===== design/flow/config.mk =====
export PLATFORM = sky130hd
export DESIGN_NAME = SME
export DESIGN_NICKNAME = SME
export VERILOG_FILES = /design/flow/design.v
export SDC_FILE = /design/flow/constraint.sdc
export NUM_CORES = 4
export LEC_CHECK = 0
export CAP_MARGIN = 20
export CORE_MARGIN = 2
export CORE_UTILIZATION = 57
export SLEW_MARGIN = 20

===== design/flow/design.v =====
module SME(clk,reset,chardata,isstring,ispattern,valid,match,match_index);
  input clk;
  input reset;
  input [7:0] chardata;
  input isstring;
  input ispattern;
  output match;
  output [4:0] match_index;
  output valid;
  reg match;
  reg [4:0] match_index;
  reg valid;
  reg [7:0] string_data [31:0];
  reg [5:0] string_length;
  reg [7:0] pattern_data [7:0];
  reg [3:0] pattern_length;
  reg [1:0] state;
  reg [5:0] string_counter;
  reg [3:0] pattern_counter;
  reg fresh;             
  reg [5:0] head;        
  reg star_seen;         
  reg [3:0] star_pattern;  
  reg [5:0] star_string;   
  parameter DATA_READ   = 0;
  parameter FIND_HEAD   = 1;
  parameter CHECK_DATA  = 2;
  parameter DATA_OUT    = 3;
  always@(*) valid <= (state == DATA_OUT);
  wire anchored = (pattern_data[0] == "^");
  wire [7:0] pchar = pattern_data[pattern_counter[2:0]];
  wire [7:0] schar = string_data[string_counter[4:0]];
  wire [7:0] prev_char = string_data[head[4:0] - 5'd1];
  wire at_end = (string_counter >= string_length);
  always @(posedge clk or posedge reset) begin
    if(reset)begin
      state <= DATA_READ;
      string_length <= 0;
      pattern_length <= 0;
      match_index <= 0;
      match <= 0;
      fresh <= 1;
      head <= 0;
      star_seen <= 0;
    end
    else begin
      case(state)
        DATA_READ:begin
          if(isstring)begin
            if(fresh)begin
              string_length <= 1;
              string_data[0] <= chardata;
            end
            else begin
              string_length <= string_length + 1;
              string_data[string_length[4:0]] <= chardata;
            end
            pattern_length <= 0;
            fresh <= 0;
          end
          else if(ispattern)begin
            pattern_length <= pattern_length + 1;
            pattern_data[pattern_length[2:0]] <= chardata;
            fresh <= 0;
          end
          else if(pattern_length != 0)begin
            state <= FIND_HEAD;
            head <= 0;
          end
        end
        FIND_HEAD:begin
          if(head >= string_length)begin
            state <= DATA_OUT;
            match <= 0;
            match_index <= 0;
          end
          else if(anchored && head != 0 && prev_char != " ")begin
            head <= head + 1;
          end
          else begin
            state <= CHECK_DATA;
            string_counter <= head;
            pattern_counter <= anchored ? 4'd1 : 4'd0;
            star_seen <= 0;
          end
        end
        CHECK_DATA:begin
          if(pattern_counter >= pattern_length)begin  
            state <= DATA_OUT;
            match <= 1;
            match_index <= head[4:0];
          end
          else if(pchar == "*")begin
            star_seen <= 1;
            star_pattern <= pattern_counter + 1;
            star_string <= string_counter;
            pattern_counter <= pattern_counter + 1;
          end
          else if(pchar == "$" && at_end)begin
            pattern_counter <= pattern_counter + 1;
          end
          else if(!at_end && ( schar == pchar || pchar == "."
                              || (pchar == "$" && schar == " ") ))begin
            string_counter <= string_counter + 1;
            pattern_counter <= pattern_counter + 1;
          end
          else if(star_seen && star_string < string_length)begin
            star_string <= star_string + 1;
            string_counter <= star_string + 1;
            pattern_counter <= star_pattern;
          end
          else begin
            state <= FIND_HEAD;
            head <= head + 1;
          end
        end
        DATA_OUT:begin
          match <= 0;
          match_index <= 0;
          fresh <= 1;
          pattern_length <= 0;
          state <= DATA_READ;
          if(isstring)begin
            string_length <= 1;
            string_data[0] <= chardata;
            fresh <= 0;
          end
          else if(ispattern)begin
            pattern_length <= 1;
            pattern_data[0] <= chardata;
            fresh <= 0;
          end
        end
        default begin
          state <= DATA_READ;
        end
      endcase
    end
  end
endmodule

===== design/flow/run.sh =====
#!/bin/bash
# the make line also repeats each setting of config.mk as NAME=value (left out here)
make -C /OpenROAD-flow-scripts/flow DESIGN_CONFIG=/design/flow/config.mk WORK_HOME=/design/flow/orfs CLKGATE_MAP_FILE= finish

===== design/flow/constraint.sdc =====
create_clock -name core_clock -period 3.21 [get_ports {clk}]
set_input_delay 0.6420 -clock core_clock [delete_from_list [all_inputs] [get_ports {clk}]]
set_output_delay 0.6420 -clock core_clock [all_outputs]
set_load 0.01 [all_outputs]

==> Slide: Implementation Results, run 1 <==
Implementation Results

Outcome
  – Status: finished with violations
  – Layout violations: negative setup slack

Logic synthesis
  – Synth Area per Inst: roughly 12 µm²
  – Synth cell types: between 90 and 100
  – Top cells by area: edfxtp_1, dfrtp_1, ha_1, mux2i_1, nand2_1
  – Top comb family, area: AND-OR/OR-AND gates
  – Synth area leader: edfxtp_1
  – Synth Flop Type: edfxtp_1
  – Mapped cell area: around 0.019 mm²
  – Basic Gates by Area: between 10% and 20%
  – Yosys cell count: 1637
  – Seq share, synth: ~57%
  – Synth mux share: approximately 5.3%
  – Adder share: around 3.4%
  – Area reported by Yosys stat: a little under 0.02 mm²
  – AO/OA Area Share: 17.1%
  – YS warnings: 3
  – Fraction of registers with async set/reset: under 10%
  – #FFs+latches synth: about 370
  – Net Count, Synth: 1701
  – Cells after synthesis: between 1500 and 2000
  – EDFF count, synth: ~340
  – Top-count cell post-synth: edfxtp_1
  – Max-area cell share: roughly 53%
  – Top post-synthesis cells by count: edfxtp_1, nand2_1, nor2_1, o21ai_0, clkbuf_1
  – Xor/xnor share: less than 1%

Setup path
  – Worst path max stage delay: about 0.5 ns
  – CP cell instances: inv_2, ha_2, buf_8, nor3_1, and3_2, buf_4, nor4_4, o2111ai_2, o221a_2, nor4_2, nor4b_4, a211oi_4, nor2_4, buf_4, buf_6, nor3_1, a211o_1
  – Critical path's top delay family: simple AND/OR/NAND/NOR gates
  – WP data required: around 3.5 ns
  – Worst setup SP type: flip-flop
  – Worst R2R Start: string_counter[0]
  – Slowest cell on crit path: edfxtp_1
  – WP buf/inv: 5
  – Worst r2r path cells: 17
  – Worst Setup EP: pattern_counter[0]
  – Levels on crit path: 17
  – FF-to-FF setup slack: -1.17 ns
  – Crit path arrival time: roughly 4.7 ns
  – Crit-path max FO: 12
  – Crit Path Category: flip-flop to flip-flop
  – Reg2reg end: pattern_counter[0]
  – Worst Setup SP: string_counter[0]
  – Worst setup EP type: flip-flop

CTS
  – Clock tree buffer depth: 3
  – Clock-pin slew on the worst setup and hold paths: 0.06 ns
  – Post-CTS Hold Fix Bufs: 0
  – Sink Count: roughly 370
  – Late-Pin Clk Latency: between 0.5 and 0.6 ns
  – CTS Buf Count: 37
  – H-Tree Level Count: 2
  – TritonCTS clock tree: built
  – Root buffer cell: clkbuf_16

Final timing
  – Setup tns final: -40.33 ns
  – Worst rel slew slack: 22.8%
  – Fmax: roughly 230 MHz
  – Slew Limit Fails: 0
  – Tmin final: 4.38 ns
  – Cycle use final: 137%
  – PnR worst setup slack: -1.17 ns
  – Worst slew pin tran: roughly 1.2 ns
  – Hold Fails Final Rpt: 0
  – # setup viols final: 45
  – RSZ-0062 raised after global routing: true
  – Final Skew: around 0.023 ns

Final layout
  – # nets final: approximately 2200
  – Post-route cell area: approximately 0.026 mm²
  – Layout fillers: roughly 2000
  – MI comb area: roughly 0.0085 mm²
  – Area delta synth->final: 35.1%
  – Final non-filler cell total: between 2000 and 3000
  – Register area: between 0.01 and 0.015 mm²

Floorplan
  – Num ports: 19
  – FP Rows: 67
  – Die Span Y: about 190 µm
  – Starting Density: just under 60%
  – Chip area: ~0.035 mm²
  – Die W: roughly 190 µm
  – Core area: about 0.033 mm²

Route
  – Avg Vias per Cell: about 7.3
  – Vias: ~19000
  – Final WL: between 90000 and 100000 µm
  – Drt pass-1 iters: 9
  – Residual DRC count: 0
  – Routed WL per cell: about 35 µm
  – Initial drt markers: 3801
  – Routed Antenna Nets: 0

GRT
  – Gr usage total: roughly 51%
  – Grt total ovfl: 0
  – First-pass GRT wire length: ~130000 µm
  – Largest net degree at the start of global routing: between 40 and 50
  – Vias in the first global route: ~18000
  – Antenna violations before repair: 8

Min path
  – Hold Path Stages: 1
  – WHS Endpoint: match
  – Min-delay src: match
  – Worst hold path type: flip-flop to flip-flop

Power and ir drop
  – PwrDens: approximately 580 mW/mm²
  – Combinational power: slightly below 5 mW
  – Flop pwr share: between 30% and 40%
  – Clock group share of total power: a little under a third
  – LEAKAGE: 10.0 nW
  – Sw Ratio: 32.5%
  – P_seq: about 5.6 mW
  – Biggest consumer: registers
  – P_clk: 4.75 mW
  – Psw: ~5 mW
  – Int Pwr: slightly above 10 mW
  – Combinational share of power: 31.9%
  – VDD IR max: 0.573 mV

Flow run
  – Max cap viols: 0
  – OpenROAD warning count: between 50 and 60

Place
  – Routability Congestion: about 1.2
  – Worst Setup Slack post-DPL: -1.59 ns
  – DP HPWL: 65400 µm
  – Dpl cell area: approximately 0.024 mm²
  – Dpl cells: 2524
  – PortBufs: 18
==> routing by layer <==
layer	up-vias	routed length (µm)	track usage, %
met5	-	60	0
met4	8	7340	28.6
met3	528	15200	20.1
met2	1956	37700	72.6
met1	9176	31800	66.7
li1	7486	-	-
==> per-stage QoR <==
step / util (%) / total power [mW] / hold slack [ns]
after CTS: 77.0 / 14.7 / 0.490
after global routing: 77.9 / 15.4 / 0.511
after floorplan: - / 7.66 / 0.474
final: 77.9 / 15.1 / 0.482
after global placement: 71.4 / 9.64 / 0.460
after detailed placement: 71.4 / 9.75 / 0.477
==> timing repair <==
action	CTS	global route
pin swaps	39	25
buffers inserted	21	8
resized	92	52
setup endpoints to repair	45	45
==> cell type report <==
cell class	count	area share (%)
clock inverters	23	1.28
repair buffers	574	17.7
clock buffers	43	3.64
multi-input cells	1120	32.7
well taps	448	2.15
diodes	1	0.00960
flip-flops and latches	368	41.9
inverters	42	0.634
==> run 2, diff against run 1 <==
Settings changed: ABC_AREA from default to 1, CELL_PAD_IN_SITES_DETAIL_PLACEMENT from default to 0, CELL_PAD_IN_SITES_GLOBAL_PLACEMENT from default to 3, CORE_ASPECT_RATIO from default to 0.52, CORE_MARGIN 2 to 3, CORE_UTILIZATION 57 to 27, CTS_CLUSTER_SIZE from default to 73, GPL_ROUTABILITY_DRIVEN from default to 1, GPL_TIMING_DRIVEN from default to 1, HOLD_SLACK_MARGIN from default to -0.0, MAX_ROUTING_LAYER from default to met5, MIN_ROUTING_LAYER from default to met1, PLACE_DENSITY from default to 0.48, SETUP_SLACK_MARGIN from default to 0.8, SLEW_MARGIN 20 to 30, TNS_END_PERCENT from default to 10.
Clock period 3.21 ns to 4.81 ns, I/O delays scaled along.
==> run 2 against run 1 <==
Now clean on timing, DRC and antenna; synthesized area rose by 2.7%; worst hold slack improved by 0.015 ns; worst setup slack improved by 2.0 ns; non-clock buffer count fell by 430; combinational power fell by 35%; total power down 32%; routed wire length increased by 18%; critical endpoint is now pattern_counter[1]; highest routed layer unchanged.
==> Slide: Implementation Results, run 2 <==
Implementation Results

Final timing
  – RSZ-0062 raised after global routing: false
  – Worst slew pin tran: around 0.96 ns
  – Setup tns final: 0 ns
  – Final Skew: 0.0381 ns
  – Worst rel slew slack: a little over a third
  – PnR worst setup slack: slightly above 0.8 ns
  – Hold Fails Final Rpt: 0
  – Tmin final: ~4.0 ns
  – Cycle use final: between 80% and 90%
  – Hold slack: slightly below 0.5 ns
  – Slew Limit Fails: 0
  – Fmax: 250 MHz
  – # setup viols final: 0

Min path
  – WHS Endpoint: star_seen
  – Min-delay src: star_seen
  – Hold Path Stages: 2
  – Worst hold path type: flip-flop to flip-flop

CTS
  – Clock tree buffer depth: 3
  – Late-Pin Clk Latency: slightly above 0.6 ns
  – Root buffer cell: clkbuf_16
  – Clock-pin slew on the worst setup and hold paths: approximately 0.06 ns
  – H-Tree Level Count: 2
  – Post-CTS Hold Fix Bufs: 0
  – TritonCTS clock tree: built
  – Sink Count: around 370
  – CTS Buf Count: between 40 and 50

Route
  – Avg Vias per Cell: roughly 5.2
  – Initial drt markers: roughly 2300
  – Vias: ~18000
  – Routed Antenna Nets: 0
  – Final WL: ~110000 µm
  – Drt pass-1 iters: 5
  – Routed WL per cell: roughly 32 µm
  – Residual DRC count: 0

Setup path
  – Critical path's top delay family: simple AND/OR/NAND/NOR gates
  – Worst setup SP type: flip-flop
  – Slowest cell on crit path: nor2_4
  – Reg2reg end: pattern_counter[1]
  – Worst Setup EP: pattern_counter[1]
  – FF-to-FF setup slack: just over 0.8 ns
  – Crit-path max FO: 17
  – Crit path arrival time: around 4.3 ns
  – WP data required: 5.12 ns
  – CP cell instances: inv_4, ha_1, clkinv_1, nor2_4, nand3_1, nand2_1, nor2_1, nand2_1, nor2_1, nand2_1, nand2_1, nor2_1, nand2_2, nand3_1, nand4_1, nor2_1, buf_4
  – Levels on crit path: 17
  – Worst r2r path cells: 17
  – Worst R2R Start: head[0]
  – Worst setup EP type: flip-flop
  – WP buf/inv: 3
  – Worst path max stage delay: approximately 0.66 ns
  – Worst Setup SP: head[0]
  – Crit Path Category: flip-flop to flip-flop

Logic synthesis
  – Synth mux share: 0%
  – Synth Area per Inst: 8.91 µm²
  – Basic Gates by Area: between 30% and 40%
  – Top cells by area: edfxtp_1, nand2_1, nand3_1, nor2_1, inv_1
  – Cells after synthesis: around 2200
  – Fraction of registers with async set/reset: approximately 7.6%
  – Top comb family, area: simple AND/OR/NAND/NOR gates
  – Top-count cell post-synth: nand2_1
  – Synth cell types: between 50 and 60
  – Synth Flop Type: edfxtp_1
  – #FFs+latches synth: ~370
  – Adder share: approximately 3.3%
  – Synth area leader: edfxtp_1
  – Yosys cell count: 2224
  – Seq share, synth: 55.1%
  – Area reported by Yosys stat: 0.0198 mm²
  – Max-area cell share: a little over 50%
  – YS warnings: 3
  – Top post-synthesis cells by count: nand2_1, edfxtp_1, nor2_1, nand3_1, inv_1
  – Mapped cell area: between 0.015 and 0.02 mm²
  – Net Count, Synth: approximately 2300
  – AO/OA Area Share: roughly 2.6%
  – Xor/xnor share: 0.398%
  – EDFF count, synth: 340

Place
  – PortBufs: 18
  – DP HPWL: 82900 µm
  – Routability Congestion: 0.920
  – Worst Setup Slack post-DPL: ~0.2 ns

Power and ir drop
  – LEAKAGE: 9.56 nW
  – Psw: ~4.0 mW
  – Overall Power: 10.2 mW
  – VDD IR max: roughly 0.26 mV
  – Biggest consumer: registers
  – Combinational share of power: a little under a third
  – P_seq: about 3.7 mW
  – PwrDens: 434 mW/mm²
  – Int Pwr: 6.21 mW
  – Clock group share of total power: about 33%
  – Sw Ratio: 39.4%
  – P_clk: 3.41 mW
  – Flop pwr share: 36.3%
  – Combinational power: approximately 3.1 mW

GRT
  – Antenna violations before repair: 9
  – Gr usage total: a little over a quarter
  – Largest net degree at the start of global routing: about 66
  – Vias in the first global route: 16007
  – Grt total ovfl: 0
  – First-pass GRT wire length: 144000 µm

Floorplan
  – Chip area: between 0.07 and 0.08 mm²
  – Die W: roughly 380 µm
  – Core area: between 0.07 and 0.08 mm²
  – Num ports: 19
  – Starting Density: 27.7%
  – FP Rows: approximately 70
  – Die Span Y: approximately 200 µm

Outcome
  – Status: no timing/DRC/antenna violations

Flow run
  – OpenROAD warning count: ~50
  – Max cap viols: 0

Final layout
  – Area delta synth->final: 19.1%
  – Core Util, Final: 33.0%
  – # nets final: ~2400
run 2: metrics by stage:
stage,cell area [µm²],std cells
after floorplan,19800,2224
after global placement,21500,3243
after detailed placement,21600,3243
after CTS,23100,3326
after global routing,23600,3350
final,23600,3351
run 2: metal layers:
metal	vias up	part of all wire (%)	track usage, %
li1	7747	-	-
met1	8890	54	47.5
met2	840	32	29.4
met3	71	13	11.6
met4	2	0.97	3.20
met5	-	0.15	0
run 2: what timing repair did:
action                                 in CTS  in global routing
buffers inserted                            5                 23
gates cloned                                0                  1
pin swaps                                   1                  9
setup endpoints to repair                  35                 35
endpoints found under the hold margin       0                  0
gates resized                              21                 72
run 2: layout make-up:
| cell class | instances | area (µm²) |
|---|---|---|
| inverters | 198 | 792 |
| repair buffers | 144 | 1280 |
| flip-flops and latches | 368 | 10900 |
| clock inverters | 26 | 260 |
| multi-input cells | 1590 | 8010 |
| diodes | 1 | 2.50 |
| well taps | 972 | 1220 |
| clock buffers | 52 | 1130 |
| fillers | 7524 | 47900 |
==> run 3, diff against run 2 <==
Settings changed: ABC_AREA 1 to default, CELL_PAD_IN_SITES_DETAIL_PLACEMENT 0 to default, CELL_PAD_IN_SITES_GLOBAL_PLACEMENT 3 to default, CORE_ASPECT_RATIO 0.52 to default, CORE_MARGIN 3 to 2, CORE_UTILIZATION 27 to 66, CTS_CLUSTER_SIZE 73 to default, GPL_ROUTABILITY_DRIVEN 1 to default, GPL_TIMING_DRIVEN 1 to default, HOLD_SLACK_MARGIN -0.0 to default, MAX_ROUTING_LAYER met5 to default, MIN_ROUTING_LAYER met1 to default, PLACE_DENSITY 0.48 to default, SETUP_SLACK_MARGIN 0.8 to -0.17, SLEW_MARGIN 30 to 20, TNS_END_PERCENT 10 to default.
Clock period 4.81 ns to 4.45 ns, I/O delays scaled along.
==> run 3 against run 2 <==
Register-to-register slack worse by 0.94 ns; sequential power up 8.6%; cell area down 5.1%; clock-buffer cell count down 8; critical path depth unchanged; largest power group unchanged; synthesized cell count down 26%; core utilization up 45 points; now fails the layout checks on negative setup slack; sequential share of layout area up 2.5 points; clock skew down 0.011 ns; routed wire length down 24%; global-route usage up 26 points; synthesized area down 2.6%.
==> Slide: Implementation Results, run 3 <==
Implementation Results

Setup path
  – Reg2reg end: string_counter[0]
  – Worst r2r path cells: 17
  – WP buf/inv: 5
  – Worst path max stage delay: 0.45 ns
  – Worst Setup EP: string_counter[0]
  – Critical path's top delay family: AND-OR/OR-AND gates
  – Most frequent CP cell: buf_4
  – Worst Setup SP: string_counter[0]
  – WP data required: 4.83 ns
  – Crit path arrival time: around 5.0 ns
  – Worst setup EP type: flip-flop
  – Worst setup SP type: flip-flop
  – FF-to-FF setup slack: -0.13 ns
  – CP cell instances: inv_1, ha_1, buf_4, buf_4, a22o_1, o2bb2ai_1, a311oi_1, nand4_1, o221a_2, nor4_1, nor4b_4, a211oi_2, buf_4, nor2_4, buf_4, mux2_2, mux2i_1
  – Crit Path Category: flip-flop to flip-flop
  – Crit-path max FO: 10
  – Levels on crit path: 17
  – Worst R2R Start: string_counter[0]
  – Slowest cell on crit path: edfxtp_1

CTS
  – Late-Pin Clk Latency: between 0.5 and 0.6 ns
  – Clock tree buffer depth: 3
  – TritonCTS clock tree: built
  – Root buffer cell: clkbuf_16
  – H-Tree Level Count: 2
  – Sink Count: 368
  – Clock-pin slew on the worst setup and hold paths: 0.06 ns
  – CTS Buf Count: 39

Route
  – Vias: 17797
  – Avg Vias per Cell: between 8 and 9
  – Routed WL per cell: between 30 and 40 µm
  – Final WL: about 82000 µm
  – Routed Antenna Nets: 0
  – Initial drt markers: between 4000 and 5000
  – Residual DRC count: 0
  – Drt pass-1 iters: 33

Power and ir drop
  – Sw Ratio: approximately a third
  – P_clk: roughly 3.4 mW
  – Flop pwr share: 40.0%
  – Overall Power: 10.1 mW
  – Int Pwr: 6.80 mW
  – Clock group share of total power: between 30% and 40%
  – Psw: about 3.3 mW
  – P_seq: about 4.0 mW
  – LEAKAGE: ~8 nW
  – Combinational power: 2.62 mW
  – Biggest consumer: registers
  – Combinational share of power: between 20% and 30%
  – VDD IR max: about 0.4 mV
  – PwrDens: between 400 and 500 mW/mm²

Floorplan
  – Num ports: 19
  – Chip area: between 0.03 and 0.04 mm²
  – Die Span Y: around 170 µm
  – Die W: about 170 µm
  – FP Rows: about 62
  – Starting Density: approximately 67%
  – Core area: around 0.029 mm²

Logic synthesis
  – Fraction of registers with async set/reset: under 10%
  – Adder share: roughly 3.4%
  – Top cells by area: edfxtp_1, dfrtp_1, ha_1, mux2i_1, nand2_1
  – Synth mux share: around 5.3%
  – Top comb family, area: AND-OR/OR-AND gates
  – Area reported by Yosys stat: about 0.019 mm²
  – Top post-synthesis cells by count: edfxtp_1, nand2_1, nor2_1, o21ai_0, clkbuf_1
  – Cells after synthesis: 1637
  – Synth cell types: 94
  – Yosys cell count: approximately 1600
  – AO/OA Area Share: between 10% and 20%
  – Basic Gates by Area: between 10% and 20%
  – Synth Area per Inst: 11.8 µm²
  – Mapped cell area: 0.0193 mm²
  – Max-area cell share: between 50% and 60%
  – EDFF count, synth: 340
  – Synth area leader: edfxtp_1
  – Synth Flop Type: edfxtp_1
  – Net Count, Synth: ~1700
  – Xor/xnor share: 0.545%
  – Seq share, synth: between 50% and 60%
  – #FFs+latches synth: 368
  – YS warnings: 3
  – Top-count cell post-synth: edfxtp_1

GRT
  – Grt total ovfl: 0
  – Largest net degree at the start of global routing: between 40 and 50
  – Antenna violations before repair: 6
  – Gr usage total: 53.4%
  – Vias in the first global route: 16607
  – First-pass GRT wire length: about 120000 µm

Final timing
  – PnR worst setup slack: -0.132 ns
  – Cycle use final: 103%
  – Final Skew: between 0.02 and 0.03 ns
  – Fmax: 218 MHz
  – Setup tns final: -2.33 ns
  – Slew Limit Fails: 0
  – Tmin final: about 4.6 ns
  – Worst slew pin tran: about 1.1 ns
  – Hold Fails Final Rpt: 0
  – # setup viols final: 23
  – Worst rel slew slack: ~28%

Final layout
  – Final non-filler cell total: between 2000 and 2500
  – Core Util, Final: between 70% and 80%
  – # nets final: about 1800
  – Area delta synth->final: 16.1%
  – Layout fillers: approximately 1700

Place
  – Routability Congestion: 1.27
  – Worst Setup Slack post-DPL: -0.0454 ns
  – Dpl cells: 2116
  – PortBufs: 18
  – DP HPWL: ~60000 µm

Min path
  – WHS Endpoint: match
  – Worst hold path type: flip-flop to flip-flop
  – Min-delay src: match
  – Hold Path Stages: 1

Outcome
  – Status: finished with violations
  – Layout violations: negative setup slack

Flow run
  – Max cap viols: 0
  – OpenROAD warning count: around 50
==> run 3: timing repair <==
item,CTS,global route
endpoints found under the setup margin,0,23
resized,0,13
hold buffers,0,0
buffers inserted,0,0
==> run 3: layer usage <==
metal | vias to the layer above | part of all wire, % | GRT usage (%)
li1 | 6751 | - | -
met1 | 8265 | 32 | 67.2
met2 | 2170 | 40 | 75.6
met3 | 605 | 19 | 27.1
met4 | 6 | 8.3 | 28.4
met5 | - | 0.085 | 0
==> run 3: per-stage QoR <==
step	cell area (µm²)	hold slack [ns]
2_1_floorplan	19300	0.472
3_3_place_gp	21000	0.462
3_5_place_dp	21000	0.486
4_1_cts	22300	0.499
5_1_grt	22400	0.527
6_report	22400	0.489
==> run 3: cell type report <==
| type | instances | area, µm² | share of cell area, % |
|---|---|---|---|
| Antenna cell | 3 | 7.51 | 0.0335 |
| Timing Repair Buffer | 202 | 1660 | 7.43 |
| Inverter | 42 | 158 | 0.704 |
| Clock inverter | 28 | 352 | 1.57 |
| Clock buffer | 44 | 995 | 4.44 |
| Tap cell | 384 | 480 | 2.14 |
| Multi-Input combinational cell | 1120 | 7830 | 35.0 |
| Sequential cell | 368 | 10900 | 48.7 |
==> run 4, diff against run 3 <==
Settings changed: CORE_UTILIZATION 66 to 72, CTS_CLUSTER_DIAMETER from default to 91, CTS_CLUSTER_SIZE from default to 24, SETUP_SLACK_MARGIN -0.17 to default.
Clock period 4.45 ns to 1.95 ns, I/O delays scaled along.
==> run 4 against run 3 <==
The run now fails in clock tree synthesis; synthesized cell count did not move; synthesized area did not move; die size fell by 8.1%.
==> Slide: Implementation Results, run 4 <==
Physical Implementation Snapshot

Place
  – PortBufs: 18
  – DP HPWL: 64700 µm
  – Worst Setup Slack post-DPL: -2.60 ns
  – Dpl cells: 2435
  – Routability Congestion: between 1 and 1.5
  – Dpl cell area: around 0.024 mm²

Logic synthesis
  – #FFs+latches synth: about 370
  – Net Count, Synth: roughly 1700
  – Xor/xnor share: 0.545%
  – Mapped cell area: just under 0.02 mm²
  – Synth Flop Type: edfxtp_1
  – Synth mux share: 5.33%
  – YS warnings: 3
  – Basic Gates by Area: roughly 14%
  – Adder share: ~3.4%
  – AO/OA Area Share: roughly 17%
  – Synth Area per Inst: around 12 µm²
  – Top-count cell post-synth: edfxtp_1
  – Fraction of registers with async set/reset: 7.61%
  – Area reported by Yosys stat: 0.0193 mm²
  – Cells after synthesis: 1637
  – Seq share, synth: a little under three fifths
  – Top cells by area: edfxtp_1, dfrtp_1, ha_1, mux2i_1, nand2_1
  – Synth area leader: edfxtp_1
  – Yosys cell count: about 1600
  – Top post-synthesis cells by count: edfxtp_1, nand2_1, nor2_1, o21ai_0, clkbuf_1
  – Synth cell types: approximately 94
  – Top comb family, area: AND-OR/OR-AND gates
  – Max-area cell share: 52.9%
  – EDFF count, synth: around 340

Outcome
  – Failed at: clock tree synthesis
  – Tool error: [ERROR DPL-0033] detailed placement checks failed during check placement.
  – Status: stopped before the end

Floorplan
  – Starting Density: ~74%
  – Chip area: roughly 0.028 mm²
  – Num ports: 19
  – Die W: about 170 µm
  – Core area: 0.0262 mm²
  – FP Rows: roughly 59
  – Die Span Y: 168 µm
==> run 5, diff against run 4 <==
Settings changed: ABC_AREA from default to 0, CELL_PAD_IN_SITES_DETAIL_PLACEMENT from default to 0, CELL_PAD_IN_SITES_GLOBAL_PLACEMENT from default to 0, CORE_ASPECT_RATIO from default to 0.72, CORE_MARGIN 2 to 3, CTS_CLUSTER_DIAMETER 91 to default, CTS_CLUSTER_SIZE 24 to 31, GPL_TIMING_DRIVEN from default to 1, MAX_ROUTING_LAYER from default to met5, MIN_ROUTING_LAYER from default to met1, SETUP_SLACK_MARGIN from default to -0.05, SLEW_MARGIN 20 to 15, TNS_END_PERCENT from default to 95.
Clock period 1.95 ns to 3.23 ns, I/O delays scaled along.
==> run 5 against run 4 <==
The run fails in global routing; synthesized cell count is the same; synthesized area is the same; die size grew 2.5%.
==> Slide: Implementation Results, run 5 <==
Physical Implementation Snapshot

CTS
  – Sink Count: approximately 370
  – Clock tree buffer depth: 3
  – Root buffer cell: clkbuf_16
  – H-Tree Level Count: 2
  – CTS Buf Count: 36
  – Post-CTS Hold Fix Bufs: 0

Logic synthesis
  – Cells after synthesis: ~1600
  – Synth cell types: 94
  – Synth Flop Type: edfxtp_1
  – Mapped cell area: 0.0193 mm²
  – #FFs+latches synth: roughly 370
  – Area reported by Yosys stat: 0.0193 mm²
  – Max-area cell share: around 53%
  – Basic Gates by Area: 13.8%
  – Net Count, Synth: ~1700
  – Xor/xnor share: 0.545%
  – AO/OA Area Share: between 10% and 20%
  – Seq share, synth: between 50 and 60%
  – Synth Area per Inst: 11.8 µm²
  – Top comb family, area: AND-OR/OR-AND gates
  – Synth area leader: edfxtp_1
  – Top-count cell post-synth: edfxtp_1
  – Adder share: about 3.4%
  – Synth mux share: under 10%
  – YS warnings: 3
  – Top post-synthesis cells by count: edfxtp_1, nand2_1, nor2_1, o21ai_0, clkbuf_1
  – Yosys cell count: 1637
  – EDFF count, synth: around 340
  – Fraction of registers with async set/reset: between 7 and 8%
  – Top cells by area: edfxtp_1, dfrtp_1, ha_1, mux2i_1, nand2_1

Floorplan
  – Die Span Y: approximately 140 µm
  – Die W: a little under 200 µm
  – Core area: 0.0262 mm²
  – Chip area: 0.0288 mm²
  – Num ports: 19
  – Starting Density: 73.8%
  – FP Rows: 50

GRT
  – Gr usage total: a little under nine tenths
  – Grt total ovfl: approximately 340

Place
  – Routability Congestion: between 1 and 1.5
  – Worst Setup Slack post-DPL: -1.33 ns
  – PortBufs: 18
  – DP HPWL: between 60000 and 70000 µm

Outcome
  – Failed at: global routing
  – Status: stopped before the end
  – Tool error: [ERROR GRT-0116] Global routing finished with congestion. Check the congestion regions in the DRC Viewer.
==> run 5: per-layer routing <==
layer	track usage, %	GRT overflow
met5	55.9	8
met4	81.4	115
met3	77.4	32
met2	94.5	155
met1	89.2	31
==> run 5: stage by stage <==
step                utilization, %  setup TNS [ns]  cells  cell area [µm²]
CTS                           96.1          -35.13   2432            25100
floorplan                        -          -30.86   1637            19600
global placement              88.4          -40.80   2334            23100
detailed placement            88.4          -47.32   2334            23100
==> run 5: what timing repair did <==
item	CTS
gates cloned	2
resized	126
setup buffers	31
setup endpoints to repair	45
pin swaps	45
==> run 6, diff against run 5 <==
Settings changed: ABC_AREA 0 to 1, CELL_PAD_IN_SITES_DETAIL_PLACEMENT 0 to 1, CELL_PAD_IN_SITES_GLOBAL_PLACEMENT 0 to 1, CORE_ASPECT_RATIO 0.72 to 1.68, CORE_MARGIN 3 to 2, CORE_UTILIZATION 72 to 40, CTS_CLUSTER_DIAMETER from default to 392, CTS_CLUSTER_SIZE 31 to default, GPL_ROUTABILITY_DRIVEN from default to 0, GPL_TIMING_DRIVEN 1 to 0, MAX_ROUTING_LAYER met5 to default, MIN_ROUTING_LAYER met1 to default, PLACE_DENSITY from default to 0.49, SETUP_SLACK_MARGIN -0.05 to default, SLEW_MARGIN 15 to 20, TNS_END_PERCENT 95 to default.
Clock period 3.23 ns to 6.2 ns, I/O delays scaled along.
==> run 6 against run 5 <==
Now clean on timing, DRC and antenna; synthesized area is 2.7% higher; synthesized cell count is 36% higher; die size is 78% higher.
==> Slide: Implementation Results, run 6 <==
Implementation Results

Outcome
  – Status: no timing/DRC/antenna violations

CTS
  – Clock-pin slew on the worst setup and hold paths: about 0.06 ns
  – TritonCTS clock tree: built
  – Buffer count from post-CTS setup fixing: 0
  – Post-CTS Hold Fix Bufs: 0
  – Resize count post-CTS: 0
  – CTS Buf Count: 38
  – Root buffer cell: clkbuf_16
  – Late-Pin Clk Latency: roughly 0.57 ns
  – Clock tree buffer depth: 3
  – Sink Count: ~370
  – H-Tree Level Count: 2

Setup path
  – Levels on crit path: 19
  – Crit-path max FO: 10
  – Worst r2r path cells: 19
  – Slowest cell on crit path: nor2_1
  – Worst Setup EP: pattern_counter[0]
  – Worst path max stage delay: about 0.61 ns
  – Worst Setup SP: head[0]
  – Reg2reg end: pattern_counter[0]
  – Crit Path Category: flip-flop to flip-flop
  – Crit path arrival time: 5.55 ns
  – WP data required: between 6 and 7 ns
  – Worst setup EP type: flip-flop
  – CP cell instances: inv_1, ha_1, inv_1, nand2_1, nand2_1, nand3_4, nor2_2, buf_2, nand3_1, nand4_1, nor2_1, nand2_1, nor2_1, nand2_1, nor2_1, nand2_1, nand3_1, nand4_1, nor2_1
  – Most frequent CP cell: nand2_1
  – Worst R2R Start: head[0]
  – Critical path's top delay family: simple AND/OR/NAND/NOR gates
  – WP buf/inv: 3
  – Worst setup SP type: flip-flop
  – FF-to-FF setup slack: about 0.85 ns

Min path
  – Min-delay src: star_seen
  – Hold Path Stages: 2
  – Worst hold path type: flip-flop to flip-flop
  – WHS Endpoint: star_seen

Place
  – Dpl cell area: 0.0210 mm²
  – Dpl cells: 2898
  – PortBufs: 18
  – DP HPWL: approximately 70000 µm
  – Worst Setup Slack post-DPL: 1.49 ns

Route
  – Final WL: 94300 µm
  – Residual DRC count: 0
  – Routed Antenna Nets: 0
  – Routed WL per cell: roughly 32 µm
  – Avg Vias per Cell: around 5.8
  – Vias: ~17000
  – Drt pass-1 iters: 5
  – Initial drt markers: 1263

Logic synthesis
  – Synth Area per Inst: between 8 and 9 µm²
  – Net Count, Synth: around 2300
  – Mapped cell area: 0.0198 mm²
  – Synth Flop Type: edfxtp_1
  – Synth mux share: 0%
  – AO/OA Area Share: around 2.6%
  – Top cells by area: edfxtp_1, nand2_1, nand3_1, nor2_1, inv_1
  – Fraction of registers with async set/reset: about 7.6%
  – Top comb family, area: simple AND/OR/NAND/NOR gates
  – Synth area leader: edfxtp_1
  – Max-area cell share: approximately half
  – Yosys cell count: 2224
  – Adder share: under 10%
  – #FFs+latches synth: around 370
  – Top post-synthesis cells by count: nand2_1, edfxtp_1, nor2_1, nand3_1, inv_1
  – YS warnings: 3
  – Cells after synthesis: roughly 2200
  – Xor/xnor share: 0.398%
  – Basic Gates by Area: around 33%
  – Area reported by Yosys stat: 0.0198 mm²
  – Seq share, synth: 55.1%
  – Synth cell types: approximately 51
  – Top-count cell post-synth: nand2_1
  – EDFF count, synth: around 340

Final timing
  – RSZ-0062 raised after global routing: false
  – Final Skew: 0.0343 ns
  – PnR worst setup slack: 0.850 ns
  – Worst slew pin tran: about 1.3 ns
  – Setup tns final: 0 ns
  – Worst rel slew slack: approximately 15%
  – Hold Fails Final Rpt: 0
  – # setup viols final: 0
  – Tmin final: 5.35 ns
  – Cycle use final: between 80% and 90%
  – Hold slack: about 0.52 ns
  – Slew Limit Fails: 0
  – Fmax: roughly 190 MHz

Floorplan
  – FP Rows: about 110
  – Chip area: 0.0514 mm²
  – Starting Density: roughly two fifths
  – Die W: roughly 180 µm
  – Die Span Y: approximately 300 µm
  – Num ports: 19
  – Core area: between 0.04 and 0.05 mm²

Power and ir drop
  – PwrDens: between 300 and 400 mW/mm²
  – LEAKAGE: 9.12 nW
  – Flop pwr share: approximately 39%
  – VDD IR max: 0.245 mV
  – Combinational power: 2.20 mW
  – P_clk: roughly 2.3 mW
  – Overall Power: 7.35 mW
  – Psw: 2.79 mW
  – Int Pwr: about 4.6 mW
  – Biggest consumer: registers
  – Combinational share of power: 30.0%
  – Clock group share of total power: between 30 and 40%
  – P_seq: ~2.9 mW
  – Sw Ratio: 37.9%

GRT
  – Gr usage total: a little under two fifths
  – First-pass GRT wire length: between 100000 and 150000 µm
  – Antenna violations before repair: 9
  – Grt total ovfl: 0
  – Largest net degree at the start of global routing: roughly 40
  – Vias in the first global route: between 15000 and 20000

Final layout
  – Core Util, Final: around 45%
  – Layout fillers: 5785
  – # nets final: approximately 2400
  – Area delta synth->final: 12.2%
  – Final non-filler cell total: slightly below 3000
  – Post-route cell area: ~0.022 mm²

Flow run
  – Max cap viols: 0
  – OpenROAD warning count: a little under 50
==> run 6: cell type report <==
type                            instances  area, µm²  area share (%)
Clock buffer                           53       1030            4.63
Inverter                              198        757            3.41
Buffer                                 69        439            1.98
Sequential cell                       368      10900            49.1
Clock inverter                         15        153           0.687
Timing Repair Buffer                   33        358            1.61
Antenna cell                            3       7.51          0.0338
Tap cell                              642        803            3.61
Multi-Input combinational cell       1589       7760            34.9
==> run 6: layer usage <==
metal | global-route usage [%] | part of all wire [%] | vias up
li1 | - | - | 7649
met1 | 35.6 | 32 | 8424
met2 | 63.2 | 49 | 767
met3 | 9.14 | 6.4 | 429
met4 | 36.6 | 12 | 10
met5 | 0 | 0.067 | -
==> run 7, diff against run 6 <==
Settings changed: CELL_PAD_IN_SITES_DETAIL_PLACEMENT 1 to default, CELL_PAD_IN_SITES_GLOBAL_PLACEMENT 1 to default, CORE_ASPECT_RATIO 1.68 to default, CORE_UTILIZATION 40 to 64, CTS_CLUSTER_DIAMETER 392 to default, GPL_ROUTABILITY_DRIVEN 0 to default, GPL_TIMING_DRIVEN 0 to default, PLACE_DENSITY 0.49 to default, TNS_END_PERCENT from default to 10.
Clock period 6.2 ns to 3.21 ns, I/O delays scaled along.
==> run 7 against run 6 <==
Now fails the layout checks on negative setup slack; global-route usage rose by 12 points; clock skew down 0.015 ns; sequential power up 94%; synthesized cell count did not move; clock power increased by 110%; critical path depth is 2 higher; non-clock buffer count increased by 222; sequential share of layout area down 5.7 points; register-to-register slack worse by 1.2 ns; first-iteration DRC count increased to 3.2 times the previous value; flip-flop count unchanged; critical path type unchanged; critical endpoint is now string_counter[4].
==> Slide: Implementation Results, run 7 <==
Implementation Results

Route
  – Vias: 20033
  – Routed WL per cell: between 20 and 30 µm
  – Avg Vias per Cell: ~6.8
  – Routed Antenna Nets: 0
  – Initial drt markers: about 4000
  – Final WL: 86200 µm
  – Drt pass-1 iters: 10
  – Residual DRC count: 0

Final timing
  – # setup viols final: 36
  – Slew Limit Fails: 0
  – Hold Fails Final Rpt: 0
  – Final Skew: approximately 0.02 ns
  – Hold slack: 0.502 ns
  – Worst rel slew slack: between 10% and 20%
  – Worst slew pin tran: between 1 and 1.5 ns
  – Cycle use final: 110%
  – Fmax: between 200 and 300 MHz
  – PnR worst setup slack: -0.333 ns
  – Tmin final: around 3.5 ns
  – RSZ-0062 raised after global routing: true

Logic synthesis
  – Synth Flop Type: edfxtp_1
  – Top post-synthesis cells by count: nand2_1, edfxtp_1, nor2_1, nand3_1, inv_1
  – Yosys cell count: between 2000 and 2500
  – Synth cell types: a little over 50
  – Adder share: 3.28%
  – Cells after synthesis: ~2200
  – Mapped cell area: between 0.015 and 0.02 mm²
  – Synth mux share: 0%
  – Max-area cell share: 51.5%
  – Area reported by Yosys stat: 0.0198 mm²
  – AO/OA Area Share: under 10%
  – Synth area leader: edfxtp_1
  – Seq share, synth: about 55%
  – Top-count cell post-synth: nand2_1
  – Fraction of registers with async set/reset: under 10%
  – Xor/xnor share: less than 1%
  – Basic Gates by Area: between 30% and 40%
  – YS warnings: 3
  – #FFs+latches synth: between 300 and 400
  – Top comb family, area: simple AND/OR/NAND/NOR gates
  – Top cells by area: edfxtp_1, nand2_1, nand3_1, nor2_1, inv_1
  – Net Count, Synth: ~2300
  – Synth Area per Inst: ~9 µm²
  – EDFF count, synth: around 340

Setup path
  – Worst Setup SP: string_counter[1]
  – Worst path max stage delay: about 0.42 ns
  – Worst Setup EP: string_counter[4]
  – Most frequent CP cell: nand2_1
  – Crit Path Category: flip-flop to flip-flop
  – Worst r2r path cells: 21
  – Levels on crit path: 21
  – Crit-path max FO: 5
  – Worst setup EP type: flip-flop
  – Reg2reg end: string_counter[4]
  – CP cell instances: buf_6, ha_4, inv_4, nor2_1, buf_4, nand3_1, nand2_1, nor2_1, nand2_1, nor2_2, nand3_2, nand3_1, nand2_1, nand3_1, nor2_1, nand2_1, nand2_4, buf_6, nand3_4, buf_4, o211ai_2
  – WP buf/inv: 5
  – Worst setup SP type: flip-flop
  – Critical path's top delay family: simple AND/OR/NAND/NOR gates
  – WP data required: between 3 and 4 ns
  – Crit path arrival time: approximately 3.9 ns
  – Worst R2R Start: string_counter[1]
  – Slowest cell on crit path: edfxtp_1
  – FF-to-FF setup slack: -0.33 ns

Power and ir drop
  – Psw: approximately 6 mW
  – VDD IR max: just under 0.6 mV
  – Clock group share of total power: 29.5%
  – Combinational share of power: a little over a third
  – P_seq: between 5 and 6 mW
  – P_clk: 4.72 mW
  – Overall Power: 16.0 mW
  – Biggest consumer: combinational logic
  – Sw Ratio: a little under two fifths
  – Int Pwr: around 10 mW
  – Combinational power: 5.70 mW
  – LEAKAGE: about 11 nW
  – PwrDens: between 600 and 700 mW/mm²
  – Flop pwr share: a little over a third

Min path
  – Worst hold path type: flip-flop to flip-flop
  – WHS Endpoint: star_seen
  – Hold Path Stages: 2
  – Min-delay src: star_seen

Place
  – Routability Congestion: approximately 1.1
  – Dpl cells: between 2000 and 3000
  – Worst Setup Slack post-DPL: -0.602 ns
  – Dpl cell area: around 0.022 mm²
  – DP HPWL: 55500 µm
  – PortBufs: 18

GRT
  – Antenna violations before repair: 3
  – First-pass GRT wire length: about 120000 µm
  – Vias in the first global route: roughly 19000
  – Gr usage total: roughly half
  – Largest net degree at the start of global routing: ~46
  – Grt total ovfl: 0

Floorplan
  – Chip area: 0.0324 mm²
  – Starting Density: roughly 65%
  – Die W: roughly 180 µm
  – Num ports: 19
  – FP Rows: between 60 and 70
  – Die Span Y: approximately 180 µm
  – Core area: roughly 0.03 mm²

Outcome
  – Layout violations: negative setup slack
  – Status: finished with violations

CTS
  – TritonCTS clock tree: built
  – CTS Buf Count: 39
  – Clock tree buffer depth: 3
  – Sink Count: ~370
  – H-Tree Level Count: 2
  – Late-Pin Clk Latency: 0.56 ns
  – Clock-pin slew on the worst setup and hold paths: 0.07 ns
  – Root buffer cell: clkbuf_16

Flow run
  – Max cap viols: 0
  – OpenROAD warning count: 51

Final layout
  – # nets final: 2585
  – Post-route cell area: around 0.025 mm²
  – Layout fillers: roughly 1600
  – Final non-filler cell total: ~2900
  – Area delta synth->final: 26.9%
-- run 7: per-stage QoR --
step	setup TNS [ns]	util (%)
finish	-9.56	82.5
global route	-10.57	82.4
CTS	-0.0848	78.9
detailed placement	-18.06	72.5
global placement	-15.47	72.5
floorplan	0	-
-- run 7: per-layer routing --
layer | GRT usage, % | vias to the layer above | wire (µm)
li1 | - | 8099 | -
met1 | 60.8 | 9020 | 26600
met2 | 73.8 | 2234 | 36100
met3 | 15.4 | 674 | 14300
met4 | 37.1 | 6 | 9200
met5 | 0 | - | 93
-- run 7: area by class of cell --
cell class              count  area (µm²)  share of cell area [%]
diodes                      3        7.51                  0.0298
clock buffers              46        1030                    4.11
clock inverters            24         258                    1.02
inverters                 198         781                    3.10
multi-input cells        1590        8710                    34.6
flip-flops and latches    368       10900                    43.4
well taps                 396         495                    1.97
repair buffers            324        2960                    11.8
-- run 7: repair_timing --
item	4_1_cts	5_1_grt
pin swaps	32	118
resized	121	197
buffers inserted	20	32
endpoints found under the hold margin	0	0
setup endpoints to repair	35	37
hold buffers	0	0
gates cloned	2	5
==> run 8, diff against run 7 <==
Settings changed: ABC_AREA 1 to 0, CELL_PAD_IN_SITES_DETAIL_PLACEMENT from default to 0, CELL_PAD_IN_SITES_GLOBAL_PLACEMENT from default to 0, CORE_ASPECT_RATIO from default to 0.72, CORE_MARGIN 2 to 3, CORE_UTILIZATION 64 to 68, CTS_CLUSTER_SIZE from default to 30, GPL_TIMING_DRIVEN from default to 1, MAX_ROUTING_LAYER from default to met5, MIN_ROUTING_LAYER from default to met1, SETUP_SLACK_MARGIN from default to -0.05, SLEW_MARGIN 20 to 15, TNS_END_PERCENT 10 to 95.
Clock period 3.21 ns to 3.23 ns, I/O delays scaled along.
==> run 8 against run 7 <==
The run now fails in global routing; synthesized area is 2.6% lower; synthesized cell count down 26%; die size shrank 6.0%.
==> Slide: Implementation Results, run 8 <==
Physical Implementation Snapshot

Logic synthesis
  – Net Count, Synth: 1701
  – EDFF count, synth: around 340
  – Synth Area per Inst: about 12 µm²
  – Synth cell types: roughly 94
  – Max-area cell share: 52.9%
  – Top comb family, area: AND-OR/OR-AND gates
  – Area reported by Yosys stat: 0.0193 mm²
  – Seq share, synth: a little under three fifths
  – Synth area leader: edfxtp_1
  – Adder share: between 3 and 4%
  – Cells after synthesis: approximately 1600
  – Top post-synthesis cells by count: edfxtp_1, nand2_1, nor2_1, o21ai_0, clkbuf_1
  – Synth mux share: between 5 and 6%
  – Xor/xnor share: less than 1%
  – Yosys cell count: around 1600
  – Mapped cell area: ~0.019 mm²
  – Top cells by area: edfxtp_1, dfrtp_1, ha_1, mux2i_1, nand2_1
  – YS warnings: 3
  – Synth Flop Type: edfxtp_1
  – Basic Gates by Area: 13.8%
  – Top-count cell post-synth: edfxtp_1
  – AO/OA Area Share: between 15 and 20%
  – #FFs+latches synth: approximately 370
  – Fraction of registers with async set/reset: about 7.6%

CTS
  – Clock tree buffer depth: 3
  – CTS Buf Count: 36
  – Sink Count: around 370
  – H-Tree Level Count: 2
  – Root buffer cell: clkbuf_16

Floorplan
  – Starting Density: between 70% and 80%
  – Chip area: roughly 0.03 mm²
  – Die W: between 200 and 250 µm
  – Core area: around 0.028 mm²
  – Num ports: 19
  – Die Span Y: about 150 µm
  – FP Rows: just over 50

GRT
  – Grt total ovfl: between 200 and 300
  – Gr usage total: between 80% and 90%

Outcome
  – Failed at: global routing
  – Status: stopped before the end
  – Tool error: [ERROR GRT-0232] Routing congestion too high. Check the congestion heatmap in the GUI.

Place
  – Routability Congestion: 1.55
  – Dpl cell area: about 0.023 mm²
  – Worst Setup Slack post-DPL: -1.50 ns
  – PortBufs: 18
  – DP HPWL: between 60000 and 70000 µm
[run 8: timing repair]
action                     CTS
gates cloned                 1
hold endpoints to repair     0
pin swaps                   68
gates resized              158
hold buffers                 0
setup endpoints to repair   45
buffers inserted            41
[run 8: per-layer routing]
layer / global-route usage, % / GRT overflow
met4: 78.5 / 70
met3: 77.3 / 41
met5: 59.3 / 4
met2: 93.3 / 118
met1: 85.7 / 27
[run 8: stage by stage]
step                std cells  setup TNS, ns  hold WS [ns]
detailed placement       2374         -52.23         0.476
global placement         2374         -44.96         0.466
CTS                      2472         -38.89         0.488
floorplan                1637         -30.86         0.474
==> run 9, diff against run 8 <==
Settings changed: ABC_AREA 0 to 1, CAP_MARGIN 20 to 10, CELL_PAD_IN_SITES_GLOBAL_PLACEMENT 0 to default, CORE_ASPECT_RATIO 0.72 to default, CORE_MARGIN 3 to 2, CORE_UTILIZATION 68 to 50, CTS_CLUSTER_DIAMETER from default to 120, CTS_CLUSTER_SIZE 30 to default, MAX_ROUTING_LAYER met5 to default, MIN_ROUTING_LAYER met1 to default, PLACE_DENSITY_LB_ADDON from default to 0.05, SETUP_SLACK_MARGIN -0.05 to 0.61, SLEW_MARGIN 15 to 20, TNS_END_PERCENT 95 to 90.
Clock period 3.23 ns to 5.19 ns, I/O delays scaled along.
==> run 9 against run 8 <==
Now clean on timing, DRC and antenna; synthesized area rose by 2.7%; die size rose by 35%; synthesized cell count rose by 36%.
==> Slide: Implementation Results, run 9 <==
Implementation Results

Power and ir drop
  – Int Pwr: ~5.6 mW
  – LEAKAGE: roughly 9 nW
  – Flop pwr share: between 30% and 40%
  – P_seq: approximately 3.4 mW
  – VDD IR max: ~0.36 mV
  – Sw Ratio: around a third
  – Combinational power: around 2.2 mW
  – PwrDens: approximately 400 mW/mm²
  – Psw: a little over 3 mW
  – P_clk: around 3.0 mW
  – Combinational share of power: between 20% and 30%
  – Biggest consumer: registers
  – Clock group share of total power: approximately a third

Logic synthesis
  – Yosys cell count: 2224
  – Cells after synthesis: between 2000 and 2500
  – Top-count cell post-synth: nand2_1
  – EDFF count, synth: approximately 340
  – Synth cell types: 51
  – #FFs+latches synth: ~370
  – Top comb family, area: simple AND/OR/NAND/NOR gates
  – Area reported by Yosys stat: ~0.020 mm²
  – Net Count, Synth: 2288
  – Synth Flop Type: edfxtp_1
  – Synth mux share: 0%
  – AO/OA Area Share: roughly 2.6%
  – Synth area leader: edfxtp_1
  – Mapped cell area: about 0.020 mm²
  – Basic Gates by Area: roughly 33%
  – Seq share, synth: 55.1%
  – Fraction of registers with async set/reset: under 10%
  – Xor/xnor share: 0.398%
  – Top post-synthesis cells by count: nand2_1, edfxtp_1, nor2_1, nand3_1, inv_1
  – YS warnings: 3
  – Adder share: 3.28%
  – Max-area cell share: 51.5%
  – Top cells by area: edfxtp_1, nand2_1, nand3_1, nor2_1, inv_1
  – Synth Area per Inst: around 9 µm²

Setup path
  – Worst Setup EP: pattern_counter[2]
  – Worst setup SP type: flip-flop
  – Crit-path max FO: 8
  – Worst Setup SP: head[0]
  – Slowest cell on crit path: nor3_1
  – WP data required: roughly 5.4 ns
  – FF-to-FF setup slack: between 0.7 and 0.8 ns
  – Reg2reg end: pattern_counter[2]
  – Most frequent CP cell: nand2_1
  – Worst r2r path cells: 19
  – Worst R2R Start: head[0]
  – Crit path arrival time: 4.64 ns
  – Levels on crit path: 19
  – Worst setup EP type: flip-flop
  – WP buf/inv: 2
  – Worst path max stage delay: 0.64 ns
  – Crit Path Category: flip-flop to flip-flop
  – Critical path's top delay family: simple AND/OR/NAND/NOR gates
  – CP cell instances: inv_1, ha_1, inv_1, nand2_1, nand2_1, nand3_4, nor3_1, nand2_1, nand2_1, nor2_1, nand2_1, nor2_1, nand2_1, nand2_1, nor2_1, nand2_1, nand3_1, nand4_1, nor2_1

Route
  – Initial drt markers: around 2200
  – Routed Antenna Nets: 0
  – Routed WL per cell: about 27 µm
  – Avg Vias per Cell: ~6
  – Residual DRC count: 0
  – Final WL: between 70000 and 80000 µm
  – Vias: ~17000
  – Drt pass-1 iters: 7

Final timing
  – Final Skew: 0.0197 ns
  – Worst slew pin tran: 1.13 ns
  – Worst rel slew slack: about a quarter
  – Tmin final: approximately 4.4 ns
  – # setup viols final: 0
  – RSZ-0062 raised after global routing: false
  – Hold Fails Final Rpt: 0
  – Setup tns final: 0 ns
  – Slew Limit Fails: 0
  – Fmax: 227 MHz
  – Cycle use final: 84.9%

CTS
  – Sink Count: between 300 and 400
  – TritonCTS clock tree: built
  – Root buffer cell: clkbuf_16
  – H-Tree Level Count: 2
  – CTS Buf Count: ~43
  – Clock tree buffer depth: 3
  – Post-CTS Hold Fix Bufs: 0
  – Clock-pin slew on the worst setup and hold paths: ~0.060 ns
  – Late-Pin Clk Latency: a little under 0.6 ns

Floorplan
  – Num ports: 19
  – Die Span Y: about 200 µm
  – FP Rows: 72
  – Core area: around 0.04 mm²
  – Starting Density: between 50 and 60%
  – Chip area: approximately 0.041 mm²
  – Die W: around 200 µm

Flow run
  – OpenROAD warning count: ~47
  – Max cap viols: 0

Outcome
  – Status: no timing/DRC/antenna violations

GRT
  – Largest net degree at the start of global routing: ~50
  – Gr usage total: a little under two fifths
  – Antenna violations before repair: 1
  – Vias in the first global route: around 16000
  – First-pass GRT wire length: about 110000 µm
  – Grt total ovfl: 0

Min path
  – Min-delay src: fresh
  – Hold Path Stages: 2
  – Worst hold path type: flip-flop to flip-flop
  – WHS Endpoint: fresh

Final layout
  – # nets final: 2313
  – Area delta synth->final: 10.0%
  – Final non-filler cell total: between 2000 and 3000

Place
  – Routability Congestion: around 1.0
  – DP HPWL: 55300 µm
  – PortBufs: 18
  – Dpl cells: 2722
-- run 9: per-layer routing --
metal  global-route usage (%)  routed length (µm)  vias up  share of wire, %
met5                        0                   0        -                 0
met4                     21.6                4880        0               6.4
met3                     7.13                7160      220               9.5
met2                     58.4               34300     1004                45
met1                     48.5               29400     8094                39
li1                         -                   -     7548                 -
-- run 9: per-stage QoR --
step / hold slack (ns) / setup slack (ns) / total power, mW / util (%) / cell area (µm²)
finish: 0.528 / 0.783 / 8.68 / 56.0 / 21800
global route: 0.570 / 0.612 / 8.99 / 56.0 / 21800
CTS: 0.528 / 0.744 / 8.65 / 56.0 / 21800
detailed placement: 0.515 / 0.751 / 5.67 / 52.4 / 20400
global placement: 0.513 / 0.743 / 5.66 / 52.4 / 20400
floorplan: 0.459 / 2.15 / 4.91 / - / 19800
-- run 9: what timing repair did --
| item | 4_1_cts | 5_1_grt |
|---|---|---|
| setup endpoints to repair | 0 | 10 |
| buffers inserted | 0 | 0 |
| gates resized | 0 | 2 |
-- run 9: final cells by class --
class | count | area (µm²)
Fill cell | 3589 | 17100
Inverter | 198 | 757
Clock buffer | 52 | 1140
Antenna cell | 1 | 2.50
Multi-Input combinational cell | 1589 | 7720
Clock inverter | 25 | 238
Tap cell | 518 | 648
Timing Repair Buffer | 49 | 382
Sequential cell | 368 | 10900
==> run 10, diff against run 9 <==
Settings changed: ABC_AREA 1 to default, CAP_MARGIN 10 to 15, CELL_PAD_IN_SITES_DETAIL_PLACEMENT 0 to default, CORE_UTILIZATION 50 to 72, CTS_CLUSTER_DIAMETER 120 to 91, CTS_CLUSTER_SIZE from default to 24, GPL_TIMING_DRIVEN 1 to default, PLACE_DENSITY_LB_ADDON 0.05 to 0.0, SETUP_SLACK_MARGIN 0.61 to 0.25, TNS_END_PERCENT 90 to default.
Clock period 5.19 ns to 1.95 ns, I/O delays scaled along.
==> run 10 against run 9 <==
The run now fails in clock tree synthesis; die size is 32% lower; synthesized cell count is 26% lower; synthesized area is 2.6% lower.
==> Slide: Implementation Results, run 10 <==
Physical Implementation Snapshot

Outcome
  – Status: stopped before the end
  – Failed at: clock tree synthesis
  – Tool error: [ERROR DPL-0033] detailed placement checks failed during check placement.

Logic synthesis
  – Top comb family, area: AND-OR/OR-AND gates
  – Synth Flop Type: edfxtp_1
  – Net Count, Synth: about 1700
  – Xor/xnor share: less than 1%
  – Cells after synthesis: around 1600
  – Synth mux share: under 10%
  – EDFF count, synth: about 340
  – Synth Area per Inst: about 12 µm²
  – Top-count cell post-synth: edfxtp_1
  – Top cells by area: edfxtp_1, dfrtp_1, ha_1, mux2i_1, nand2_1
  – Mapped cell area: between 0.015 and 0.02 mm²
  – Top post-synthesis cells by count: edfxtp_1, nand2_1, nor2_1, o21ai_0, clkbuf_1
  – Basic Gates by Area: around 14%
  – Seq share, synth: approximately 57%
  – AO/OA Area Share: approximately 17%
  – Synth cell types: roughly 94
  – YS warnings: 3
  – Yosys cell count: around 1600
  – Max-area cell share: about 53%
  – Synth area leader: edfxtp_1
  – Area reported by Yosys stat: between 0.015 and 0.02 mm²
  – #FFs+latches synth: between 300 and 400
  – Fraction of registers with async set/reset: 7.61%
  – Adder share: between 3 and 4%

Floorplan
  – FP Rows: 59
  – Chip area: 0.0281 mm²
  – Starting Density: around 74%
  – Die Span Y: 168 µm
  – Core area: about 0.026 mm²
  – Die W: between 150 and 200 µm
  – Num ports: 19

Place
  – PortBufs: 18
  – Dpl cell area: around 0.024 mm²
  – DP HPWL: approximately 64000 µm
  – Routability Congestion: ~1.5
-- run 10: metrics by stage --
stage,cells,setup slack (ns),utilization (%)
after global placement,2420,-2.38,92.7
after floorplan,1637,-2.43,-
after detailed placement,2420,-2.74,92.7
==> run 11, diff against run 10 <==
Settings changed: CAP_MARGIN 15 to 10, CTS_CLUSTER_SIZE 24 to 25, PLACE_DENSITY from default to 0.95, PLACE_DENSITY_LB_ADDON 0.0 to default, SETUP_SLACK_MARGIN 0.25 to -0.17.
Clock period 1.95 ns to 1.85 ns, I/O delays scaled along.
==> run 11 against run 10 <==
The run fails in global routing; synthesized area is the same; die size stayed put; synthesized cell count unchanged.
==> Slide: Implementation Results, run 11 <==
Physical Implementation Snapshot

Floorplan
  – Num ports: 19
  – Chip area: 0.0281 mm²
  – Starting Density: 73.6%
  – Core area: about 0.026 mm²
  – Die W: 168 µm
  – FP Rows: between 50 and 60
  – Die Span Y: 168 µm

Logic synthesis
  – Net Count, Synth: 1701
  – Cells after synthesis: about 1600
  – #FFs+latches synth: between 300 and 400
  – Synth area leader: edfxtp_1
  – Max-area cell share: a little over half
  – Area reported by Yosys stat: roughly 0.019 mm²
  – EDFF count, synth: about 340
  – Adder share: about 3.4%
  – Mapped cell area: around 0.019 mm²
  – Basic Gates by Area: between 10 and 15%
  – Synth mux share: under 10%
  – YS warnings: 3
  – Top post-synthesis cells by count: edfxtp_1, nand2_1, nor2_1, o21ai_0, clkbuf_1
  – Seq share, synth: 56.6%
  – Top cells by area: edfxtp_1, dfrtp_1, ha_1, mux2i_1, nand2_1
  – Fraction of registers with async set/reset: around 7.6%
  – Top comb family, area: AND-OR/OR-AND gates
  – Yosys cell count: 1637
  – Xor/xnor share: less than 1%
  – AO/OA Area Share: around 17%
  – Synth Flop Type: edfxtp_1
  – Top-count cell post-synth: edfxtp_1
  – Synth Area per Inst: about 12 µm²
  – Synth cell types: ~94

GRT
  – Gr usage total: 101%
  – Grt total ovfl: 1874

Place
  – Routability Congestion: between 1.5 and 2
  – Worst Setup Slack post-DPL: -2.75 ns
  – DP HPWL: between 60000 and 70000 µm
  – PortBufs: 18

CTS
  – Root buffer cell: clkbuf_16
  – H-Tree Level Count: 1
  – Sink Count: 368
  – CTS Buf Count: 18
  – Clock tree buffer depth: 3
  – Post-CTS Hold Fix Bufs: 0

Outcome
  – Failed at: global routing
  – Tool error: [ERROR GRT-0116] Global routing finished with congestion. Check the congestion regions in the DRC Viewer.
  – Status: stopped before the end
-- run 11: stage by stage --
step	power, mW	utilization, %	hold WS, ns	std cells	area (µm²)
after floorplan	13.4	-	0.469	1637	19700
after global placement	16.6	92.1	0.464	2426	24100
after detailed placement	17.4	92.1	0.485	2426	24100
after CTS	22.9	97.6	0.511	2484	25600
-- run 11: per-layer routing --
| metal | global-route usage [%] | overflow |
|---|---|---|
| met1 | 94.7 | 139 |
| met3 | 87.4 | 146 |
| met5 | 70.1 | 20 |
| met4 | 109 | 473 |
| met2 | 117 | 1096 |
-- run 11: repair_timing --
| item | CTS |
|---|---|
| hold endpoints to repair | 0 |
| pin swaps | 51 |
| setup endpoints to repair | 250 |
| gates cloned | 0 |
| setup buffers | 28 |
| resized | 157 |
==> run 12, diff against run 11 <==
Settings changed: CAP_MARGIN 10 to 20, CORE_UTILIZATION 72 to 66, CTS_CLUSTER_DIAMETER 91 to default, CTS_CLUSTER_SIZE 25 to 29, PLACE_DENSITY 0.95 to default, SETUP_SLACK_MARGIN -0.17 to 1.03.
Clock period 1.85 ns to 3.56 ns, I/O delays scaled along.
==> run 12 against run 11 <==
The run again fails in global routing; die size rose by 8.9%; synthesized area did not move; synthesized cell count did not move.
==> Slide: Implementation Results, run 12 <==
Physical Implementation Snapshot

Outcome
  – Status: stopped before the end
  – Failed at: global routing

CTS
  – Clock tree buffer depth: 3
  – CTS Buf Count: 38
  – Sink Count: approximately 370
  – Root buffer cell: clkbuf_16
  – H-Tree Level Count: 2

Place
  – PortBufs: 18
  – Worst Setup Slack post-DPL: -1.09 ns
  – Routability Congestion: 1.26
  – DP HPWL: approximately 61000 µm

Logic synthesis
  – Yosys cell count: around 1600
  – Xor/xnor share: less than 1%
  – #FFs+latches synth: 368
  – YS warnings: 3
  – Area reported by Yosys stat: roughly 0.019 mm²
  – Top cells by area: edfxtp_1, dfrtp_1, ha_1, mux2i_1, nand2_1
  – Basic Gates by Area: between 10% and 20%
  – Synth Area per Inst: 11.8 µm²
  – Top-count cell post-synth: edfxtp_1
  – Synth mux share: under 10%
  – Net Count, Synth: roughly 1700
  – Top comb family, area: AND-OR/OR-AND gates
  – Top post-synthesis cells by count: edfxtp_1, nand2_1, nor2_1, o21ai_0, clkbuf_1
  – EDFF count, synth: ~340
  – Cells after synthesis: 1637
  – Adder share: around 3.4%
  – AO/OA Area Share: ~17%
  – Synth cell types: between 90 and 100
  – Mapped cell area: 0.0193 mm²
  – Synth area leader: edfxtp_1
  – Fraction of registers with async set/reset: 7.61%
  – Synth Flop Type: edfxtp_1
  – Max-area cell share: a little over half
  – Seq share, synth: between 50% and 60%

Floorplan
  – Num ports: 19
  – Die W: about 170 µm
  – FP Rows: a little over 60
  – Die Span Y: roughly 170 µm
  – Chip area: 0.0306 mm²
  – Starting Density: around 67%
  – Core area: between 0.02 and 0.03 mm²
run 12: stage by stage:
| step | hold WS (ns) | power, mW | std cells | instance area (µm²) | TNS (ns) |
|---|---|---|---|---|---|
| 2_1_floorplan | 0.474 | 6.91 | 1637 | 19600 | -18.20 |
| 3_3_place_gp | 0.461 | 8.52 | 2332 | 22900 | -23.98 |
| 3_5_place_dp | 0.475 | 8.63 | 2332 | 22900 | -31.48 |
| 4_1_cts | 0.486 | 12.9 | 2427 | 24900 | -23.18 |
run 12: what timing repair did:
action / in CTS
hold buffers: 0
buffers inserted: 28
endpoints found under the setup margin: 91
gates cloned: 1
pin swaps: 43
gates resized: 119
==> run 13, diff against run 12 <==
Settings changed: CTS_CLUSTER_SIZE 29 to default, SETUP_SLACK_MARGIN 1.03 to default.
Clock period 3.56 ns to 4.19 ns, I/O delays scaled along.
==> run 13 against run 12 <==
The layout now fails its checks (negative setup slack); synthesized area unchanged; synthesized cell count is the same; die size is the same.
==> Slide: Implementation Results, run 13 <==
Implementation Results

Outcome
  – Status: finished with violations
  – Layout violations: negative setup slack

Logic synthesis
  – Top comb family, area: AND-OR/OR-AND gates
  – Area reported by Yosys stat: ~0.019 mm²
  – Synth cell types: ~94
  – Top cells by area: edfxtp_1, dfrtp_1, ha_1, mux2i_1, nand2_1
  – Top post-synthesis cells by count: edfxtp_1, nand2_1, nor2_1, o21ai_0, clkbuf_1
  – Fraction of registers with async set/reset: 7.61%
  – Xor/xnor share: less than 1%
  – EDFF count, synth: around 340
  – YS warnings: 3
  – Synth area leader: edfxtp_1
  – Yosys cell count: around 1600
  – Basic Gates by Area: between 10 and 15%
  – Mapped cell area: roughly 0.019 mm²
  – #FFs+latches synth: approximately 370
  – Synth mux share: between 5 and 6%
  – Adder share: under 10%

Final layout
  – Layout fillers: approximately 1600
  – Area delta synth->final: 21.2%
  – Core Util, Final: about four fifths
  – Final non-filler cell total: 2283
  – Post-route cell area: roughly 0.023 mm²

CTS
  – Clock-pin slew on the worst setup and hold paths: ~0.06 ns
  – Sink Count: 368
  – TritonCTS clock tree: built
  – Post-CTS Hold Fix Bufs: 0
  – Clock tree buffer depth: 3
  – H-Tree Level Count: 2

Final timing
  – # setup viols final: 30
  – Worst slew pin tran: 1.07 ns
  – Tmin final: ~4.4 ns
  – Cycle use final: 104%
  – RSZ-0062 raised after global routing: true
  – PnR worst setup slack: -0.177 ns
  – Worst rel slew slack: about 28%

Setup path
  – WP data required: roughly 4.4 ns
  – Crit Path Category: flip-flop to flip-flop
  – Crit-path max FO: 7
  – Slowest cell on crit path: edfxtp_1
  – Worst setup EP type: flip-flop
  – Levels on crit path: 17
  – Worst Setup EP: string_counter[0]
  – Critical path's top delay family: AND-OR/OR-AND gates
  – Worst r2r path cells: 17
  – CP cell instances: ha_4, and3_4, ha_4, a22oi_1, o21ai_2, nor4_2, nand4_1, buf_4, nor4_4, o2111ai_2, a2111oi_4, buf_4, a211oi_4, nor2_4, o21bai_4, a211oi_4, buf_6

Route
  – Vias: around 18000
  – Residual DRC count: 0
  – Final WL: around 84000 µm
  – Drt pass-1 iters: 30
  – Avg Vias per Cell: around 8.1

Flow run
  – OpenROAD warning count: ~52
  – Max cap viols: 0

Place
  – Routability Congestion: around 1.3
  – Dpl cell area: 0.0217 mm²
  – DP HPWL: roughly 59000 µm
  – PortBufs: 18

Power and ir drop
  – Overall Power: 10.6 mW
  – LEAKAGE: approximately 8.6 nW
  – Sw Ratio: about 33%
  – P_seq: roughly 4.3 mW
  – Psw: between 3 and 4 mW
  – Clock group share of total power: between 20 and 30%
  – Int Pwr: slightly above 7 mW

Min path
  – Hold Path Stages: 1
  – Worst hold path type: flip-flop to flip-flop
  – WHS Endpoint: match

GRT
  – Vias in the first global route: 17077
  – Grt total ovfl: 0

Floorplan
  – Num ports: 19
  – Die W: approximately 170 µm
run 13: layout make-up:
| cell class | instances | area, µm² | area share [%] |
|---|---|---|---|
| Sequential cell | 368 | 10900 | 46.7 |
| Multi-Input combinational cell | 1120 | 8200 | 35.1 |
| Clock buffer | 50 | 1010 | 4.30 |
| Antenna cell | 2 | 5.00 | 0.0214 |
| Inverter | 42 | 158 | 0.674 |
| Clock inverter | 15 | 120 | 0.513 |
| Tap cell | 384 | 480 | 2.05 |
| Timing Repair Buffer | 302 | 2510 | 10.7 |
run 13: timing repair:
| action | in CTS | in global routing |
|---|---|---|
| setup endpoints to repair | 34 | 34 |
| gates resized | 18 | 77 |
| setup buffers | 8 | 7 |
| pin swaps | 12 | 24 |
run 13: routing by layer:
| metal | global-route usage [%] | wire length [µm] | vias up |
|---|---|---|---|
| met1 | 68.5 | 27300 | 8693 |
| met4 | 30.8 | 7170 | 10 |
| li1 | - | - | 6927 |
| met5 | 6.73 | 268 | - |
| met3 | 26.8 | 15700 | 613 |
| met2 | 74.8 | 33200 | 2179 |
run 13: metrics by stage:
step                      hold WS [ns]  TNS, ns  setup WS [ns]
after floorplan                  0.472    -1.54         -0.189
after global placement           0.460    -9.48         -0.386
after detailed placement         0.476   -17.08         -0.614
after CTS                        0.494   -0.154        -0.0176
after global routing             0.518    -4.45         -0.242
final                            0.494    -2.77         -0.177
Power is estimated from default activity; no workload was simulated.
